==> flow/design.v (excerpt) <==
module top(
    input           clk,
    input           rst,
    input           enable,
    input           mode,
    input           valid, 
    input   [4:0]   id,
    input   [3:0]   gridX,
    input   [3:0]   gridY,
	output 	[11:0]	gray_addr,
	output			gray_ren,
	input	[7:0]	gray_rdata,
    output  [11:0]  lbp_addr,
    output          lbp_wen,
	output			lbp_ren,
    input   [7:0]   lbp_rdata,
	output	[7:0] 	lbp_wdata,
	output	[24:0]	theta,
	output			theta_valid,
	input	[24:0]	cos_data,
	input			cos_valid,
	input	[24:0]	sin_data,
	input			sin_valid,
	output			lbp_finish,
    output  [7:0]   id_addr,
    output  [4:0]   id_wdata,
    output          id_wen,
    output          id_ren,
    input   [4:0]   id_rdata,
    output  [20:0]  hist_addr_train,
    output  [7:0]   hist_wdata_train,
    output          hist_wen_train,
    output          hist_ren_train,
    input   [7:0]   hist_rdata_train,
    output  [13:0]  hist_addr_predict,
    output  [7:0]   hist_wdata_predict,
    output          hist_wen_predict,
    output          hist_ren_predict,
    input   [7:0]   hist_rdata_predict,  
    output          hcu_finish,
    output          done,
    output  [4:0]   label,
    output  [17:0]  minDistance
);
Size in the first run: about 490 flip-flops, about 110000 µm² of cells after synthesis.
clock: 9.25 ns
lec_check: 0
cap_margin: 20
core_margin: 2
core_utilization: 70
setup_slack_margin: 1.2
slew_margin: 20
run.sh (not shown) runs the stock make flow with config.mk's settings and CLKGATE_MAP_FILE=.
The baseline produced a layout that fails on negative setup slack.
Next try:
--- a/flow/config.mk
+++ b/flow/config.mk
@@ -9,4 +9,4 @@
 export CORE_MARGIN = 2
-export CORE_UTILIZATION = 70
-export SETUP_SLACK_MARGIN = 1.2
+export CORE_UTILIZATION = 68
+export CTS_CLUSTER_SIZE = 50
 export SLEW_MARGIN = 20
==> flow/constraint.sdc (replaced) <==
create_clock -name core_clock -period 9.82 [get_ports {clk}]
set_input_delay 1.9640 -clock core_clock [delete_from_list [all_inputs] [get_ports {clk}]]
set_output_delay 1.9640 -clock core_clock [all_outputs]
set_load 0.01 [all_outputs]
=>
- With this change the flow passed the timing, design-rule and antenna checks
- wire length goes down by a few percent
- die area increases by a few percent
- via count drops by a few percent
- synthesized cell count does not change
- power decreases by about a fifth
- hold slack is better by 0.015 ns
- synthesized area stays the same
- utilization falls by 4.3 points
- global-route usage fell by 3.0 points
- sequential power decreases by a few percent
Next try:
--- a/flow/config.mk
+++ b/flow/config.mk
@@ -9,4 +9,3 @@
 export CORE_MARGIN = 2
-export CORE_UTILIZATION = 68
-export CTS_CLUSTER_SIZE = 50
+export CORE_UTILIZATION = 15
 export SLEW_MARGIN = 20
==> flow/constraint.sdc (replaced) <==
create_clock -name core_clock -period 14.5 [get_ports {clk}]
set_input_delay 2.9000 -clock core_clock [delete_from_list [all_inputs] [get_ports {clk}]]
set_output_delay 2.9000 -clock core_clock [all_outputs]
set_load 0.01 [all_outputs]
- global-route usage decreases by 31 points
- via count shrinks by about 3.5%
- maximum frequency came out lower by about 17%
- worst hold slack degrades by 0.012 ns
- routed wire length rises by 7.8%
- count of clock-buffer cells in the layout rose by 1
- total power shrinks by about 32%
Next try:
--- a/flow/config.mk
+++ b/flow/config.mk
@@ -9,3 +9,3 @@
 export CORE_MARGIN = 2
-export CORE_UTILIZATION = 15
+export CORE_UTILIZATION = 40
 export SLEW_MARGIN = 20
==> flow/constraint.sdc (replaced) <==
create_clock -name core_clock -period 17.8 [get_ports {clk}]
set_input_delay 3.5600 -clock core_clock [delete_from_list [all_inputs] [get_ports {clk}]]
set_output_delay 3.5600 -clock core_clock [all_outputs]
set_load 0.01 [all_outputs]
The new run finished with timing, DRC and antenna clean.
Count of clock-buffer cells in the layout falls by 12.
Sequential power falls by 18%.
Routed wire length falls by 4.5%.
Via count falls by 1.1%.
Hold slack is about the same.
Synthesized area stays the same.
Total power falls by 22%.
Die area falls by 62%.
Critical path depth rises by 3.
Utilization rises by 26 points.
Next try:
--- a/flow/config.mk
+++ b/flow/config.mk
@@ -9,3 +9,3 @@
 export CORE_MARGIN = 2
-export CORE_UTILIZATION = 40
+export CORE_UTILIZATION = 66
 export SLEW_MARGIN = 20
==> flow/constraint.sdc (replaced) <==
create_clock -name core_clock -period 8.76 [get_ports {clk}]
set_input_delay 1.7520 -clock core_clock [delete_from_list [all_inputs] [get_ports {clk}]]
set_output_delay 1.7520 -clock core_clock [all_outputs]
set_load 0.01 [all_outputs]
After rerunning: The new run completed, yet does not pass: negative setup slack; fmax is higher by about 26%; cell area came out higher by about 4%; total power increases by 120%; clock-buffer cell count went up by 16; register-to-register slack got worse by 6.6 ns; non-clock buffer count increases by 630.
Next try:
--- a/flow/config.mk
+++ b/flow/config.mk
@@ -9,3 +9,4 @@
 export CORE_MARGIN = 2
-export CORE_UTILIZATION = 66
+export CORE_UTILIZATION = 72
+export SETUP_SLACK_MARGIN = 3.53
 export SLEW_MARGIN = 20
==> flow/constraint.sdc (replaced) <==
create_clock -name core_clock -period 12.4 [get_ports {clk}]
set_input_delay 2.4800 -clock core_clock [delete_from_list [all_inputs] [get_ports {clk}]]
set_output_delay 2.4800 -clock core_clock [all_outputs]
set_load 0.01 [all_outputs]
Outcome: The new run completed and failed the layout checks on max-capacitance violations, max-slew violations; global-route usage grows by 4.2 points; clock-buffer cell count shrinks by 24; area after synthesis is unchanged; setup slack improved by 3.0 ns.

* * *

Starting RTL as in the previous note.
clock: 12.8 ns
lec_check: 0
cap_margin: 10
core_aspect_ratio: 0.71
core_margin: 2
core_utilization: 27
cts_cluster_diameter: 274
min_routing_layer: met1
place_density_lb_addon: 0.21
setup_slack_margin: 0.39
slew_margin: 20
Then changed:
- CAP_MARGIN: 10 -> 20
- CORE_ASPECT_RATIO: 0.71 -> unset
- CORE_UTILIZATION: 27 -> 57
- CTS_CLUSTER_DIAMETER: 274 -> unset
- MIN_ROUTING_LAYER: met1 -> unset
- PLACE_DENSITY_LB_ADDON: 0.21 -> unset
- SETUP_SLACK_MARGIN: 0.39 -> unset
- clock period: 12.8 -> 6.78 ns (I/O delays scaled with it)
The changed run finished but failed the layout checks on setup timing.
Total power grows to 2.6 times its value.
Design area goes up by about 6%.
Area after synthesis does not change.
Then changed:
- CORE_UTILIZATION: 57 -> 72
- PLACE_DENSITY_LB_ADDON: unset -> 0.0
- SETUP_SLACK_MARGIN: unset -> 1.2
- clock period: 6.78 -> 6.14 ns (I/O delays scaled with it)
=>
- The changed run produced a layout that fails on setup timing
- wire length grows by 6.0%
- combinational power increases by 48%
- final cell count fell by 3.4%
- total power went up by 38%
- maximum frequency shrinks by 3.9%
- synthesized cell count stays the same
- die size came out lower by 21%
- final area hardly moves
- worst setup slack loses 1.0 ns
Then changed:
- CTS_CLUSTER_SIZE: unset -> 16
- PLACE_DENSITY_LB_ADDON: 0.0 -> unset
- SETUP_SLACK_MARGIN: 1.2 -> unset
- clock period: 6.14 -> 7.69 ns (I/O delays scaled with it)
The new run produced a layout that fails on setup timing; total power falls by well over a third; cell count falls slightly; worst setup slack gets better by 1.9 ns; critical path depth is lower by 3; wire length is lower by a few percent; sequential power came out lower by about a fifth; non-clock buffer count fell by 232; combinational power shrinks by well over a third.
Then changed:
- CTS_CLUSTER_SIZE: 16 -> 36
- SETUP_SLACK_MARGIN: unset -> 3.53
- clock period: 7.69 -> 12.4 ns (I/O delays scaled with it)
The changed run ran to the end with violations: capacitance limit, slew limit. Routed wire length is lower by 5.8%. Register-to-register slack gains 4.0 ns. Final cell count drops by 3.8%. Area after synthesis does not change. Cell area came out lower by 3.1%. Via count falls by 3.3%.
Then changed:
- CORE_UTILIZATION: 72 -> 29
- CTS_CLUSTER_SIZE: 36 -> unset
- SETUP_SLACK_MARGIN: 3.53 -> unset
- clock period: 12.4 -> 10.9 ns (I/O delays scaled with it)
The new run finished with timing, DRC and antenna clean.
Worst setup slack degrades by 2.1 ns.
Cell count increases by 20%.
Clock power increases by 22%.
Utilization decreases by 48 points.
Synthesized area is unchanged.
Wire length decreases by 4.3%.

* * *

v26:
top again, from the RTL that the note above started with.
Settings: LEC_CHECK=0, CAP_MARGIN=20, CELL_PAD_IN_SITES_DETAIL_PLACEMENT=2, CELL_PAD_IN_SITES_GLOBAL_PLACEMENT=3, CORE_MARGIN=2, CORE_UTILIZATION=57, HOLD_SLACK_MARGIN=0.14, MAX_ROUTING_LAYER=met5, SETUP_SLACK_MARGIN=2.23, SLEW_MARGIN=20, TNS_END_PERCENT=85; clock period 10.0 ns.
Stage in which a tool error killed v26: global placement without I/O (3_1_place_gp_skip_io).
The inputs of v21 differ from those of v26 as listed below.
- clearing HOLD_SLACK_MARGIN, which used to be 0.14
- clearing TNS_END_PERCENT, which used to be 85
- clearing CELL_PAD_IN_SITES_DETAIL_PLACEMENT, which used to be 2
- clearing CELL_PAD_IN_SITES_GLOBAL_PLACEMENT, which used to be 3
- clearing SETUP_SLACK_MARGIN, which used to be 2.23
- clearing MAX_ROUTING_LAYER, which used to be met5
- swapping 57 for 40 in CORE_UTILIZATION
- swapping 10.0 for 10.9 in the clock period (ns, I/O delays scaled along)
==> results <==
- v21 finished every stage and its layout cleared the timing, design-rule and antenna checks.
- v21: height of the die higher than v26
- Re register bit count reported by yosys: no difference whatsoever between v21 and v26.
- v21 -> v26: count of cell types in the netlist delta 0, exact match
- As far as multiplexer share of the synthesized area goes, v26 and v21 are indistinguishable; the numbers are identical.
- The higher floorplan core area of v21 and v26 is in v21.
- Going from v26 to v21, share of the core filled by cells before placement went down by 17 points; width of the die now larger.
- Comparing v21 against v26, there is no change at all in per-instance average area after synthesis.
- Side by side, die size turned out higher in v21 than in v26.
- Yosys synthesis chip area: v21 vs v26 identical
What v8 does differently from v21 at the input level:
- setting MAX_ROUTING_LAYER to met4 for the first time
- setting CELL_PAD_IN_SITES_DETAIL_PLACEMENT to 2 for the first time
- changing the clock period (ns, I/O delays scaled along) from 10.9 to 10.0
[summary]
Final RePlAce weighted congestion (higher): v8. Number of flops mapped to enable cells by yosys came out exactly the same in v21 and v8. As the logs show, v8 stopped at global routing (5_1_grt) after a tool error, so it never reached the end of the flow.
[inputs] v54 vs v8
- CTS_CLUSTER_DIAMETER now 375, previously not set
- CELL_PAD_IN_SITES_DETAIL_PLACEMENT no longer set, was 2
- MAX_ROUTING_LAYER no longer set, was met4
- ABC_AREA now 1, previously not set
- CORE_UTILIZATION now 72, was 40
- the clock period (ns, I/O delays scaled along) now 6.78, was 10.0
[summary]
- Stage in which a tool error killed v54: global routing (5_1_grt).
- The floorplan die width reported for v54 is smaller than that of v8 by 24%.
- Post-synth area from yosys stat (higher): v54
- Going from v8 to v54, the synthesized instance count was found to have gone up by about 18%.
- Summary — worst setup timing slack at the placement stage, v54 relative to v8: higher, by 240 ps.
diff inputs: v54 => v29
- MAX_ROUTING_LAYER: unset -> met4
- CTS_CLUSTER_SIZE: unset -> 33
- PLACE_DENSITY: unset -> 0.64
- CTS_CLUSTER_DIAMETER: 375 -> unset
- ABC_AREA: 1 -> unset
- the clock period (ns, I/O delays scaled along): 6.78 -> 10.2
==> results <==
- v54 got as far as global routing (5_1_grt), where a tool error ended the run.
- v29 finished end to end and its layout was clean on timing, DRC and antenna.
- Looking at standard cell core area, v29 sits below v54.
- | post-synth design cell area | lower: v29 |
- v29 vs v54: post-synthesis cell count from yosys down by more than 10%
- Measured against each other, v29 and v54 differ in average instance area after synthesis, the higher figure coming from v29.
Setup changes, v29 to v5
- putting CTS_CLUSTER_DIAMETER at 340 where nothing was set
- putting PLACE_DENSITY_LB_ADDON at 0.19 where nothing was set
- putting SETUP_SLACK_MARGIN at 0.74 where nothing was set
- putting ABC_AREA at 1 where nothing was set
- clearing PLACE_DENSITY, which used to be 0.64
- swapping 10.2 for 6.85 in the clock period (ns, I/O delays scaled along)
Notes after the runs:
- Stage in which a tool error killed v5: global routing (5_1_grt).
- Mux share of post-synthesis cell area: v5 vs v29 down 0.77 points
- In the reports for v29 and v5, the larger cell area after technology mapping belongs to v5.
- Die outline width, v29 and v5: higher on v5
- v5 vs v29, instance tally after logic synthesis went up by about 18%.
- For the number of gates given a new drive strength after cts, v5 came in 788 higher than v29 did.
- The chip area from the yosys synthesis statistics number comes out higher for v5 vs v29.

* * *

## v53
Starting RTL as in the previous note.
make LEC_CHECK=0 CAP_MARGIN=15 CELL_PAD_IN_SITES_DETAIL_PLACEMENT=0 CELL_PAD_IN_SITES_GLOBAL_PLACEMENT=0 CORE_MARGIN=2 CORE_UTILIZATION=72 CTS_CLUSTER_DIAMETER=106 CTS_CLUSTER_SIZE=17 HOLD_SLACK_MARGIN=-0.08 MAX_ROUTING_LAYER=met5 SETUP_SLACK_MARGIN=-0.41 SLEW_MARGIN=20 TNS_END_PERCENT=70 finish   # period 7.57 ns
The final report for v53 shows a completed flow and a layout that fails verification, specifically negative setup slack.
What v32 does differently from v53 at the input level:
- CELL_PAD_IN_SITES_GLOBAL_PLACEMENT: 0 -> unset
- HOLD_SLACK_MARGIN: -0.08 -> unset
- MAX_ROUTING_LAYER: met5 -> unset
- CORE_UTILIZATION: 72 -> 66
- CTS_CLUSTER_SIZE: 17 -> unset
- CTS_CLUSTER_DIAMETER: 106 -> unset
- TNS_END_PERCENT: 70 -> unset
- CAP_MARGIN: 15 -> 20
- CELL_PAD_IN_SITES_DETAIL_PLACEMENT: 0 -> unset
- SETUP_SLACK_MARGIN: -0.41 -> unset
- the clock period (ns, I/O delays scaled along): 7.57 -> 9.82
[summary]
v32: no failed stages, no open violations at the end. Post-CTS setup repair buffer count was lower in the run labelled v32. v32 gives less peak clock frequency supported by timing than v53 did. v32 reports a lower number of endpoints failing setup at the final stage than v53 does. Measured against each other, v32 and v53 differ in sequential share of layout area, the lower figure coming from v53. v32 against v53: final period demand of the worst path climbed 520 ps; highest ir drop seen on vdd dropped about 55%.
### v32 -> v16
- putting CTS_CLUSTER_SIZE at 36 where nothing was set
- putting SETUP_SLACK_MARGIN at 3.53 where nothing was set
- swapping 66 for 71 in CORE_UTILIZATION
- swapping 9.82 for 12.4 in the clock period (ns, I/O delays scaled along)
### Flow results
Of v16 and v32, v32 shows the higher horizontal die dimension, with v16 below it. Clock network fraction of design power for v16 is lower than for v32. Higher utilization goes to v16 over v32. Compared to v32, v16 has wire length 9.2% higher. v16 against v32: area occupied by multi-input gates rose about 2.2%, remaining design rule violation count ~0 delta, net total in the final layout held, clock insertion delay at the later pin of the skew report held steady. Lower setup slack was reported by v32, not v16. Measured against v16, the power density over the cells of v32 comes out at 1.2 times the reference value. Row total placed instance area: v16 lower / v32 higher.

* * *

Setup of main:
top again, from the RTL that the note above started with.
Settings: LEC_CHECK=0, ABC_AREA=1, CAP_MARGIN=0, CELL_PAD_IN_SITES_DETAIL_PLACEMENT=1, CELL_PAD_IN_SITES_GLOBAL_PLACEMENT=2, CORE_ASPECT_RATIO=0.99, CORE_MARGIN=2, CORE_UTILIZATION=17, CTS_CLUSTER_DIAMETER=98, CTS_CLUSTER_SIZE=11, GPL_ROUTABILITY_DRIVEN=0, MAX_ROUTING_LAYER=met4, MIN_ROUTING_LAYER=met1, PLACE_DENSITY_LB_ADDON=0.21, SETUP_SLACK_MARGIN=1.42, SLEW_MARGIN=20, TNS_END_PERCENT=40; clock period 7.7 ns.
[main] flow finished | final checks: failed | reasons: negative setup slack
Setup changes, main to the feature branch
Settings: CAP_MARGIN changed from 0 to 35; PLACE_DENSITY newly set to 0.75; PLACE_DENSITY_LB_ADDON removed (was 0.21); the clock period (ns, I/O delays scaled along) changed from 7.7 to 17.2.
--- outcome ---
- The feature branch has completed all stages; timing, DRC and antenna checks passed.
- Diff main -> the feature branch: power in sequential cells lower; power drawn by the clock network decreased by 60% relative to the old numbers.
- Measured against each other, main and the feature branch differ in total routed wire length on the met1 layer, the higher figure coming from main.
- According to the power report, total power for the feature branch is lower than for main.
- In the feature branch the worst setup slack turned out 6.42 ns higher than in main.
- Going from main to the feature branch, post-CTS setup-driven buffer insertion count shrinks by 81.
- The feature branch contains fewer vias than main.
- Area used by multi-input combinational logic of the feature branch falls short of that of main by a few percent.
- main -> the feature branch: number of tap cells added at floorplan delta 0, exact match
- Wire length went down by more than 10% going from main to the feature branch.
- Lower wire length of the first global-routing pass was reported by the feature branch, not main.
No activity file was given, so power comes from the tool's default toggle rates.
